==> harbor: inputs <==
## ftdi_bridge
module ftdi_bridge
#(
     parameter MODE             = "SYNC"
    ,parameter CLK_DIV          = 2
    ,parameter GP_OUTPUTS       = 32
    ,parameter GP_INPUTS        = 32
    ,parameter GPIO_ADDRESS     = 32'hf0000000
    ,parameter GP_IN_EVENT_MASK = 0
    ,parameter AXI_ID           = 0
)
(
     input           clk_i
    ,input           rst_i
    ,input           ftdi_rxf_i
    ,input           ftdi_txe_i
    ,input  [  7:0]  ftdi_data_in_i
    ,input           mem_awready_i
    ,input           mem_wready_i
    ,input           mem_bvalid_i
    ,input  [  1:0]  mem_bresp_i
    ,input  [  3:0]  mem_bid_i
    ,input           mem_arready_i
    ,input           mem_rvalid_i
    ,input  [ 31:0]  mem_rdata_i
    ,input  [  1:0]  mem_rresp_i
    ,input  [  3:0]  mem_rid_i
    ,input           mem_rlast_i
    ,input  [ 31:0]  gp_inputs_i
    ,output          ftdi_siwua_o
    ,output          ftdi_wrn_o
    ,output          ftdi_rdn_o
    ,output          ftdi_oen_o
    ,output [  7:0]  ftdi_data_out_o
    ,output          mem_awvalid_o
    ,output [ 31:0]  mem_awaddr_o
    ,output [  3:0]  mem_awid_o
    ,output [  7:0]  mem_awlen_o
    ,output [  1:0]  mem_awburst_o
    ,output          mem_wvalid_o
    ,output [ 31:0]  mem_wdata_o
    ,output [  3:0]  mem_wstrb_o
    ,output          mem_wlast_o
    ,output          mem_bready_o
    ,output          mem_arvalid_o
    ,output [ 31:0]  mem_araddr_o
    ,output [  3:0]  mem_arid_o
    ,output [  7:0]  mem_arlen_o
    ,output [  1:0]  mem_arburst_o
    ,output          mem_rready_o
    ,output [ 31:0]  gp_outputs_o
);
clock: 10.0 ns
lec_check: 0
abc_area: 0
cap_margin: 20
cell_pad_in_sites_global_placement: 2
core_margin: 8
core_utilization: 40
cts_cluster_diameter: 337
cts_cluster_size: 20
gpl_routability_driven: 1
gpl_timing_driven: 1
max_routing_layer: met4
min_routing_layer: met2
place_density_lb_addon: 0.27
setup_slack_margin: 2.38
slew_margin: 20
run.sh (not shown) runs the stock make flow with config.mk's settings and CLKGATE_MAP_FILE=.
==> juniper: changes against harbor <==
- ABC_AREA: 0 -> not set
- CAP_MARGIN: 20 -> 5
- CELL_PAD_IN_SITES_DETAIL_PLACEMENT: not set -> 0
- CELL_PAD_IN_SITES_GLOBAL_PLACEMENT: 2 -> 1
- CORE_MARGIN: 8 -> 5
- CORE_UTILIZATION: 40 -> 60
- CTS_CLUSTER_DIAMETER: 337 -> not set
- CTS_CLUSTER_SIZE: 20 -> 95
- GPL_ROUTABILITY_DRIVEN: 1 -> not set
- GPL_TIMING_DRIVEN: 1 -> not set
- MAX_ROUTING_LAYER: met4 -> met5
- MIN_ROUTING_LAYER: met2 -> not set
- PLACE_DENSITY_LB_ADDON: 0.27 -> not set
- SETUP_SLACK_MARGIN: 2.38 -> 0.71
==> flow/constraint.sdc (replaced) <==
create_clock -name core_clock -period 3.02 [get_ports {clk_i}]
set_input_delay 0.6040 -clock core_clock [delete_from_list [all_inputs] [get_ports {clk_i}]]
set_output_delay 0.6040 -clock core_clock [all_outputs]
set_load 0.01 [all_outputs]
==> willow: changes against harbor <==
- ABC_AREA: 0 -> 1
- CELL_PAD_IN_SITES_GLOBAL_PLACEMENT: 2 -> not set
- CORE_ASPECT_RATIO: not set -> 1.15
- CORE_MARGIN: 8 -> 7
- CORE_UTILIZATION: 40 -> 26
- CTS_CLUSTER_DIAMETER: 337 -> 244
- CTS_CLUSTER_SIZE: 20 -> not set
- GPL_ROUTABILITY_DRIVEN: 1 -> not set
- GPL_TIMING_DRIVEN: 1 -> not set
- MIN_ROUTING_LAYER: met2 -> not set
- PLACE_DENSITY_LB_ADDON: 0.27 -> not set
- SETUP_SLACK_MARGIN: 2.38 -> -0.88
- SLEW_MARGIN: 20 -> 0
- TNS_END_PERCENT: not set -> 35
==> summary of the runs <==
juniper finished with setup timing left. willow finished with timing, DRC and antenna clean. harbor completed with no timing, DRC or antenna violations.
The lowest die area belongs to juniper, the highest to willow.
First-iteration DRC count: harbor > juniper > willow.
Clock skew: willow is lower than juniper (0.043 ns).
Register-to-register slack: juniper < harbor < willow.
Global-route usage: willow < harbor < juniper.
Non-clock buffer count: harbor is higher than willow (107).
Clock-buffer cell count: harbor is lower than willow (74).
Between juniper and willow, the lower cell area is in willow (gap about 9%, measured against willow).
Of juniper and willow, juniper has the higher via count (gap about 4.3%, measured against willow).
Between willow and juniper, the lower combinational power is in willow (gap about 80%, measured against juniper).

==> run D: inputs <==
Starting RTL as in the previous note.
==> flow/design.v (excerpt) <==
module ftdi_bridge
#(
     parameter MODE             = "SYNC"
    ,parameter CLK_DIV          = 2
    ,parameter GP_OUTPUTS       = 32
    ,parameter GP_INPUTS        = 32
    ,parameter GPIO_ADDRESS     = 32'hf0000000
    ,parameter GP_IN_EVENT_MASK = 0
    ,parameter AXI_ID           = 0
)
(
     input           clk_i
    ,input           rst_i
    ,input           ftdi_rxf_i
    ,input           ftdi_txe_i
    ,input  [  7:0]  ftdi_data_in_i
    ,input           mem_awready_i
    ,input           mem_wready_i
    ,input           mem_bvalid_i
    ,input  [  1:0]  mem_bresp_i
    ,input  [  3:0]  mem_bid_i
    ,input           mem_arready_i
    ,input           mem_rvalid_i
    ,input  [ 31:0]  mem_rdata_i
    ,input  [  1:0]  mem_rresp_i
    ,input  [  3:0]  mem_rid_i
    ,input           mem_rlast_i
    ,input  [ 31:0]  gp_inputs_i
    ,output          ftdi_siwua_o
    ,output          ftdi_wrn_o
    ,output          ftdi_rdn_o
    ,output          ftdi_oen_o
    ,output [  7:0]  ftdi_data_out_o
    ,output          mem_awvalid_o
    ,output [ 31:0]  mem_awaddr_o
    ,output [  3:0]  mem_awid_o
    ,output [  7:0]  mem_awlen_o
    ,output [  1:0]  mem_awburst_o
    ,output          mem_wvalid_o
    ,output [ 31:0]  mem_wdata_o
    ,output [  3:0]  mem_wstrb_o
    ,output          mem_wlast_o
    ,output          mem_bready_o
    ,output          mem_arvalid_o
    ,output [ 31:0]  mem_araddr_o
    ,output [  3:0]  mem_arid_o
    ,output [  7:0]  mem_arlen_o
    ,output [  1:0]  mem_arburst_o
    ,output          mem_rready_o
    ,output [ 31:0]  gp_outputs_o
);
Settings: LEC_CHECK=0, CAP_MARGIN=5, CELL_PAD_IN_SITES_DETAIL_PLACEMENT=0, CELL_PAD_IN_SITES_GLOBAL_PLACEMENT=0, CORE_MARGIN=2, CORE_UTILIZATION=72, CTS_CLUSTER_DIAMETER=96, CTS_CLUSTER_SIZE=95, MAX_ROUTING_LAYER=met5, PLACE_DENSITY_LB_ADDON=0.05, SETUP_SLACK_MARGIN=0.51, SLEW_MARGIN=20; clock period 1.71 ns.
==> inputs of run M, as changes to run D <==
Settings changed: CELL_PAD_IN_SITES_GLOBAL_PLACEMENT 0 to 1, CORE_UTILIZATION 72 to 64, CTS_CLUSTER_DIAMETER 96 to unset, PLACE_DENSITY_LB_ADDON 0.05 to unset, SETUP_SLACK_MARGIN 0.51 to 0.88.
==> flow/constraint.sdc (replaced) <==
create_clock -name core_clock -period 3.02 [get_ports {clk_i}]
set_input_delay 0.6040 -clock core_clock [delete_from_list [all_inputs] [get_ports {clk_i}]]
set_output_delay 0.6040 -clock core_clock [all_outputs]
set_load 0.01 [all_outputs]
==> inputs of run A, as changes to run D <==
Settings changed: CAP_MARGIN 5 to 20, CELL_PAD_IN_SITES_DETAIL_PLACEMENT 0 to unset, CELL_PAD_IN_SITES_GLOBAL_PLACEMENT 0 to unset, CTS_CLUSTER_DIAMETER 96 to 100, CTS_CLUSTER_SIZE 95 to unset, MAX_ROUTING_LAYER met5 to unset, PLACE_DENSITY set to 0.35, PLACE_DENSITY_LB_ADDON 0.05 to unset, SETUP_SLACK_MARGIN 0.51 to unset.
==> flow/constraint.sdc (replaced) <==
create_clock -name core_clock -period 7.25 [get_ports {clk_i}]
set_input_delay 1.4500 -clock core_clock [delete_from_list [all_inputs] [get_ports {clk_i}]]
set_output_delay 1.4500 -clock core_clock [all_outputs]
set_load 0.01 [all_outputs]
==> inputs of run B, as changes to run D <==
Settings changed: CAP_MARGIN 5 to 20, CELL_PAD_IN_SITES_DETAIL_PLACEMENT 0 to unset, CELL_PAD_IN_SITES_GLOBAL_PLACEMENT 0 to unset, CTS_CLUSTER_DIAMETER 96 to 99, CTS_CLUSTER_SIZE 95 to unset, MAX_ROUTING_LAYER met5 to unset, PLACE_DENSITY set to 0.67, PLACE_DENSITY_LB_ADDON 0.05 to unset, SETUP_SLACK_MARGIN 0.51 to -0.47.
==> flow/constraint.sdc (replaced) <==
create_clock -name core_clock -period 6.28 [get_ports {clk_i}]
set_input_delay 1.2560 -clock core_clock [delete_from_list [all_inputs] [get_ports {clk_i}]]
set_output_delay 1.2560 -clock core_clock [all_outputs]
set_load 0.01 [all_outputs]
==> node_exporter_impl.prom <==
# HELP chip_impl_metric Metrics from one implementation run
# TYPE chip_impl_metric gauge
chip_impl_info{name="outcome",value="finished with violations"} 1
chip_impl_info{name="check.faults",value="negative setup slack"} 1
chip_impl_metric{name="finalWorstSetupSlack",unit="ps"} -811
chip_impl_metric{name="grt_remaining_overflow",unit=""} 0
chip_impl_metric{name="timing.final.setup_violations",unit=""} 99
chip_impl_metric{name="cts_setup_buffers",unit=""} 141
chip_impl_metric{name="routabilityCongestion",unit=""} 1.13
chip_impl_metric{name="initial_core_util",unit=""} 0.647
chip_impl_metric{name="chip_area",unit="sq um"} 82300
chip_impl_metric{name="dp.cells",unit=""} 5431
chip_impl_metric{name="grt_use_met2",unit=""} 0.758
(the above is from run M)
==> node_exporter_impl.prom <==
# HELP chip_impl_metric Metrics from one implementation run
# TYPE chip_impl_metric gauge
chip_impl_metric{name="grt_use_met2",unit=""} 0.753
chip_impl_metric{name="cts-resized-gates",unit=""} 0
chip_impl_metric{name="timing.final.setup_violations",unit=""} 0
chip_impl_info{name="min_from",value="gp_in_q[17]"} 1
chip_impl_info{name="check.faults",value="max-capacitance violations, max-slew violations"} 1
chip_impl_metric{name="routabilityCongestion",unit=""} 1.07
chip_impl_metric{name="grt_remaining_overflow",unit=""} 0
chip_impl_info{name="path_class",value="flip-flop to flip-flop"} 1
chip_impl_metric{name="initial_core_util",unit=""} 0.729
chip_impl_metric{name="finalWorstSetupSlack",unit="ps"} 1750
chip_impl_metric{name="max-cap-violations",unit=""} 1
chip_impl_metric{name="cts_setup_buffers",unit=""} 0
chip_impl_metric{name="slew_violations",unit=""} 7
chip_impl_info{name="outcome",value="finished with violations"} 1
chip_impl_metric{name="chip_area",unit="sq um"} 73300
(the above is from run A)
==> node_exporter_impl.prom <==
# HELP chip_impl_metric Physical implementation figures
# TYPE chip_impl_metric gauge
chip_impl_info{name="outcome",value="aborted with a tool error"} 1
chip_impl_info{name="outcome.stop_stage",value="global routing (5_1_grt)"} 1
chip_impl_info{name="stop_error",value="[ERROR GRT-0232] Routing congestion too high. Check the congestion heatmap in the GUI."} 1
chip_impl_metric{name="grt_use_met2",unit=""} 0.953
chip_impl_metric{name="routabilityCongestion",unit=""} 1.25
chip_impl_info{name="synthDominantAreaCellType",value="edfxtp_1"} 1
chip_impl_info{name="synthMostInstantiatedCell",value="edfxtp_1"} 1
chip_impl_metric{name="dp.cells",unit=""} 5552
chip_impl_metric{name="initial_core_util",unit=""} 0.729
chip_impl_metric{name="chip_area",unit="sq um"} 73300
chip_impl_metric{name="cts_setup_buffers",unit=""} 41
chip_impl_metric{name="grt_remaining_overflow",unit=""} 301
chip_impl_metric{name="dpl-instance-area",unit="sq um"} 61900
chip_impl_info{name="globalRoute.busiestLayer",value="met2"} 1
chip_impl_info{name="area_leaders",value="edfxtp_1 60%, dfrtp_1 11%, a22oi_1 4.2%"} 1
chip_impl_metric{name="xor_share_synth",unit=""} 0.00838
(the above is from run D)
==> node_exporter_impl.prom <==
# HELP chip_impl_metric Metrics from one implementation run
# TYPE chip_impl_metric gauge
chip_impl_metric{name="finalWorstSetupSlack",unit="ps"} 1190
chip_impl_metric{name="timing.final.setup_violations",unit=""} 0
chip_impl_metric{name="dp.cells",unit=""} 4808
chip_impl_metric{name="routabilityCongestion",unit=""} 1.09
chip_impl_metric{name="cts_setup_buffers",unit=""} 0
chip_impl_info{name="maxUsedRoutingLayer",value="met5"} 1
chip_impl_metric{name="grt_remaining_overflow",unit=""} 0
chip_impl_metric{name="grt_use_met2",unit=""} 0.753
chip_impl_metric{name="initial_core_util",unit=""} 0.729
chip_impl_metric{name="port_buffers",unit=""} 222
chip_impl_info{name="outcome",value="complete, no violations"} 1
chip_impl_metric{name="chip_area",unit="sq um"} 73300
(the above is from run B)
Power figures rest on the tool's default switching activity, not on a simulated workload.
